## fbindct_8bit
module fbindct_8bit #(
  parameter IN_WIDTH = 8,                                  
  parameter INT_BITS = 6,                                  
  parameter FRAC_BITS = 6,                                 
  parameter INTER_WIDTH = IN_WIDTH + INT_BITS + FRAC_BITS, 
  parameter OUT_WIDTH = 20                                 
)(
  input                                        clk,
  input                                        rst,
  input signed [8*IN_WIDTH-1:0]                x_in,         
  input                                        ready_in,     
  input                                        load,         
  output                                       valid_out,    
  output signed [8*OUT_WIDTH-1:0]              y_out         
);
clock: 3.67 ns
lec_check: 0
abc_area: 1
cap_margin: 30
cell_pad_in_sites_detail_placement: 0
core_margin: 4
core_utilization: 51
cts_cluster_size: 78
hold_slack_margin: 0.02
max_routing_layer: met5
place_density: 0.43
setup_slack_margin: 0.73
slew_margin: 20
run.sh (not shown) runs the stock make flow with config.mk's settings and CLKGATE_MAP_FILE=.
The first run ran to the end with violations: setup timing.
Change:
ABC_AREA = not set   (was 1)
CAP_MARGIN = 20   (was 30)
CELL_PAD_IN_SITES_DETAIL_PLACEMENT = not set   (was 0)
CORE_MARGIN = 2   (was 4)
CORE_UTILIZATION = 40   (was 51)
CTS_CLUSTER_SIZE = not set   (was 78)
HOLD_SLACK_MARGIN = not set   (was 0.02)
MAX_ROUTING_LAYER = not set   (was met5)
PLACE_DENSITY = not set   (was 0.43)
SETUP_SLACK_MARGIN = 0.67   (was 0.73)
clock period = 6.09 ns   (was 3.67 ns; I/O delays follow)
This time the run produced a clean layout.
Synthesized area falls by about 6%.
Wire length goes down by about 20%.
Power falls by about 64%.
Cell count came out lower by 18%.
Worst setup slack gains 1300 ps.
Global-route usage fell by 8.0 points.
Change:
CORE_UTILIZATION = 72   (was 40)
CTS_CLUSTER_SIZE = 98   (was not set)
SETUP_SLACK_MARGIN = not set   (was 0.67)
TNS_END_PERCENT = 5   (was not set)
clock period = 5.7 ns   (was 6.09 ns; I/O delays follow)
Global-route usage increases by 17 points. Non-clock buffer count drops by 9. Design area shrinks by 2.5%. Register-to-register slack is worse by 630 ps. Worst setup slack gets worse by 630 ps. Power rises by 8.0%. Clock-buffer cell count falls by 5. Via count climbs by 9.1%. Die size fell by 44%. Final cell count came out lower by 9.6%. Synthesized cell count is unchanged.
Change:
CORE_UTILIZATION = 28   (was 72)
CTS_CLUSTER_SIZE = not set   (was 98)
TNS_END_PERCENT = not set   (was 5)
clock period = 13.9 ns   (was 5.7 ns; I/O delays follow)
Effect:
- total power fell by 59%
- via count fell by 7.9%
- die size rose to 2.5 times its value
- cell count rose by 20%
- critical path depth is unchanged
- setup slack improved by 7700 ps

---

## alpha
fbindct_8bit again, from the RTL that the note above started with.
make LEC_CHECK=0 ABC_AREA=1 CAP_MARGIN=40 CELL_PAD_IN_SITES_DETAIL_PLACEMENT=0 CORE_ASPECT_RATIO=0.7 CORE_MARGIN=2 CORE_UTILIZATION=40 CTS_CLUSTER_SIZE=92 HOLD_SLACK_MARGIN=0.22 MIN_ROUTING_LAYER=met2 SLEW_MARGIN=10 finish   # period 7.51 ns
Here is what was changed in the inputs of beta compared with alpha.
- CELL_PAD_IN_SITES_DETAIL_PLACEMENT removed (was 0)
- CTS_CLUSTER_SIZE removed (was 92)
- MIN_ROUTING_LAYER removed (was met2)
- ABC_AREA removed (was 1)
- SLEW_MARGIN changed from 10 to 20
- CORE_UTILIZATION changed from 40 to 67
- CORE_ASPECT_RATIO removed (was 0.7)
- HOLD_SLACK_MARGIN removed (was 0.22)
- CAP_MARGIN changed from 40 to 20
- the clock period (ns, I/O delays scaled along) changed from 7.51 to 5.08
[summary]
Looking at layer with the highest usage, the met3 result is from alpha; the met2 one comes from beta. Comparing alpha and beta, the higher instance count of the mapped netlist was measured on alpha. Diff alpha -> beta: number of ordinary and repair buffers in the finished layout went up, wire length of the first global-routing pass went down, final total power went up, slack of the critical path went down, timing-limited maximum frequency went up. Routed length on met3: beta < alpha. What the final checks of beta revealed, after a flow that finished every stage, was a layout that fails on negative setup slack.
Here is what was changed in the inputs of gamma compared with beta.
- a change of CORE_UTILIZATION from 67 to 40
- a change of the clock period (ns, I/O delays scaled along) from 5.08 to 6.09
[summary]
Of beta and gamma, just one finished clean: gamma.
Layout checks on beta: not met. Flow itself completed; violations: negative setup slack.
Against beta, clock tree skew after final layout in gamma came out better.
Per the comparison of gamma with beta, total area of multi-input combinational cells down about 2.2%; clock period minus final worst setup slack up 0.47 ns; finished layout cell area down 510 um2; share of total power in the clock network up 3.8 points.
Input changes introduced in delta (baseline for comparison: gamma):
- TNS_END_PERCENT newly set to 85
- MAX_ROUTING_LAYER newly set to met4
- the clock period (ns, I/O delays scaled along) changed from 6.09 to 10.0
Notes after the runs:
Between delta and gamma, the area added between synthesis and finish does not differ in any meaningful way. delta: buffer and inverter count on the worst path is 1 higher than what gamma reported. When delta is set beside gamma, its worst hold slack across all endpoints turns out to be 0.020 ns smaller. Core utilization: gamma vs delta — no meaningful difference. Between delta and gamma, the insertion delay at the late pin of the worst-skew pair does not differ in any meaningful way. delta has more setup slack than gamma. gamma → delta: part of the total power dissipated in the clock network increased by 0.2 points relative to the old numbers, global routing usage on met2 fell by 0.33 points.

---

Setup of the previous run:
fbindct_8bit again, from the RTL that the note above started with.
Settings: LEC_CHECK=0, ABC_AREA=1, CAP_MARGIN=30, CELL_PAD_IN_SITES_DETAIL_PLACEMENT=0, CORE_MARGIN=2, CORE_UTILIZATION=68, CTS_CLUSTER_SIZE=78, HOLD_SLACK_MARGIN=0.02, MAX_ROUTING_LAYER=met5, PLACE_DENSITY=0.62, SETUP_SLACK_MARGIN=1.22, SLEW_MARGIN=20; clock period 4.71 ns.
The previous run finished every stage; the final checks, however, were not passed, the failures being negative setup slack.
Input-level comparison between the current run and the previous run:
==> flow/config.mk <==
export PLATFORM = sky130hd
export DESIGN_NAME = fbindct_8bit
export DESIGN_NICKNAME = fbindct_8bit
export VERILOG_FILES = /design/flow/design.v
export SDC_FILE = /design/flow/constraint.sdc
export NUM_CORES = 4
export LEC_CHECK = 0
export ABC_AREA = 0
export CAP_MARGIN = 30
export CELL_PAD_IN_SITES_DETAIL_PLACEMENT = 0
export CORE_MARGIN = 4
export CORE_UTILIZATION = 66
export CTS_CLUSTER_SIZE = 78
export HOLD_SLACK_MARGIN = 0.02
export MAX_ROUTING_LAYER = met5
export SETUP_SLACK_MARGIN = 0.04
export SLEW_MARGIN = 20
==> flow/constraint.sdc <==
create_clock -name core_clock -period 3.67 [get_ports {clk}]
set_input_delay 0.7340 -clock core_clock [delete_from_list [all_inputs] [get_ports {clk}]]
set_output_delay 0.7340 -clock core_clock [all_outputs]
set_load 0.01 [all_outputs]
- Status for the current run and the previous run: no clean run
- No crash in the previous run: every stage finished, but the layout fails its final checks due to negative setup slack.
- | the current run | all stages done | FAIL | negative setup slack |
- In the current run relative to the previous run, global-route wire length before repair had gone up slightly.
- Of the current run and the previous run, it is the current run that has the higher number of antenna violations at the first check in global routing.
- Per the comparison of the current run with the previous run, worst setup slack after layout fell 2130 ps, hold-critical path depth about even, depth of the worst register-to-register path fell about 8%.
- The current run reports its uppermost metal layer occupied by signal nets as met5 while the previous run reports met4.
- Largest combinational cell category by area: adder cells -> the current run, AND-OR/OR-AND gates -> the previous run
- Changes observed in the current run relative to the previous run: mux cell area share after synthesis climbed 4.2 points; clock power increased about 27%; internal power consumption has increased.

---

Starting RTL as in the previous note.
==> flow/design.v (excerpt) <==
module fbindct_8bit #(
  parameter IN_WIDTH = 8,                                  
  parameter INT_BITS = 6,                                  
  parameter FRAC_BITS = 6,                                 
  parameter INTER_WIDTH = IN_WIDTH + INT_BITS + FRAC_BITS, 
  parameter OUT_WIDTH = 20                                 
)(
  input                                        clk,
  input                                        rst,
  input signed [8*IN_WIDTH-1:0]                x_in,         
  input                                        ready_in,     
  input                                        load,         
  output                                       valid_out,    
  output signed [8*OUT_WIDTH-1:0]              y_out         
);
Settings: LEC_CHECK=0, CAP_MARGIN=20, CORE_MARGIN=2, CORE_UTILIZATION=58, SLEW_MARGIN=20; clock period 6.09 ns.
Then changed:
CORE_UTILIZATION = 65   (was 58)
MAX_ROUTING_LAYER = met4   (was unset)
SETUP_SLACK_MARGIN = 0.61   (was unset)
clock period = 4.83 ns   (was 6.09 ns; I/O delays follow)
What happened: With this change the flow ran to the end with violations: negative setup slack. Area after synthesis stays the same. Fmax rose by 8.8%. Hold slack degrades by 0.0070 ns. Clock skew hardly moves. Count of clock-buffer cells in the layout fell by 2. Cell area rose by 6.6%. Non-clock buffer count rose by 168. Global-route usage rose by 5.9 points. Clock power rose by 12%.
Then changed:
CORE_UTILIZATION = 66   (was 65)
CTS_CLUSTER_DIAMETER = 141   (was unset)
SETUP_SLACK_MARGIN = unset   (was 0.61)
clock period = 3.43 ns   (was 4.83 ns; I/O delays follow)
Outcome: The new run ended with an error in 5_1_grt, error GRT-0232. Synthesized area stays the same. Synthesized cell count is unchanged. Die area falls by 1.5%.

---

Starting RTL as in the previous note.
make LEC_CHECK=0 ABC_AREA=1 CAP_MARGIN=30 CELL_PAD_IN_SITES_DETAIL_PLACEMENT=0 CORE_MARGIN=4 CORE_UTILIZATION=68 CTS_CLUSTER_SIZE=78 HOLD_SLACK_MARGIN=0.02 MAX_ROUTING_LAYER=met5 PLACE_DENSITY=0.62 SETUP_SLACK_MARGIN=-0.26 SLEW_MARGIN=20 finish   # period 3.67 ns
The first run finished but fails on negative setup slack.
Rerun with:
==> flow/config.mk (replaced) <==
export PLATFORM = sky130hd
export DESIGN_NAME = fbindct_8bit
export DESIGN_NICKNAME = fbindct_8bit
export VERILOG_FILES = /design/flow/design.v
export SDC_FILE = /design/flow/constraint.sdc
export NUM_CORES = 4
export LEC_CHECK = 0
export CAP_MARGIN = 15
export CORE_MARGIN = 2
export CORE_UTILIZATION = 58
export SETUP_SLACK_MARGIN = 0.61
export SLEW_MARGIN = 20
==> flow/constraint.sdc (replaced) <==
create_clock -name core_clock -period 4.83 [get_ports {clk}]
set_input_delay 0.9660 -clock core_clock [delete_from_list [all_inputs] [get_ports {clk}]]
set_output_delay 0.9660 -clock core_clock [all_outputs]
set_load 0.01 [all_outputs]
After rerunning: The changed run completed, yet does not pass: negative setup slack; routed wire length decreases by 24%; power decreases by 39%; core utilization decreases by 15 points; via count decreases by 21%.
Power is estimated from default activity; no workload was simulated.
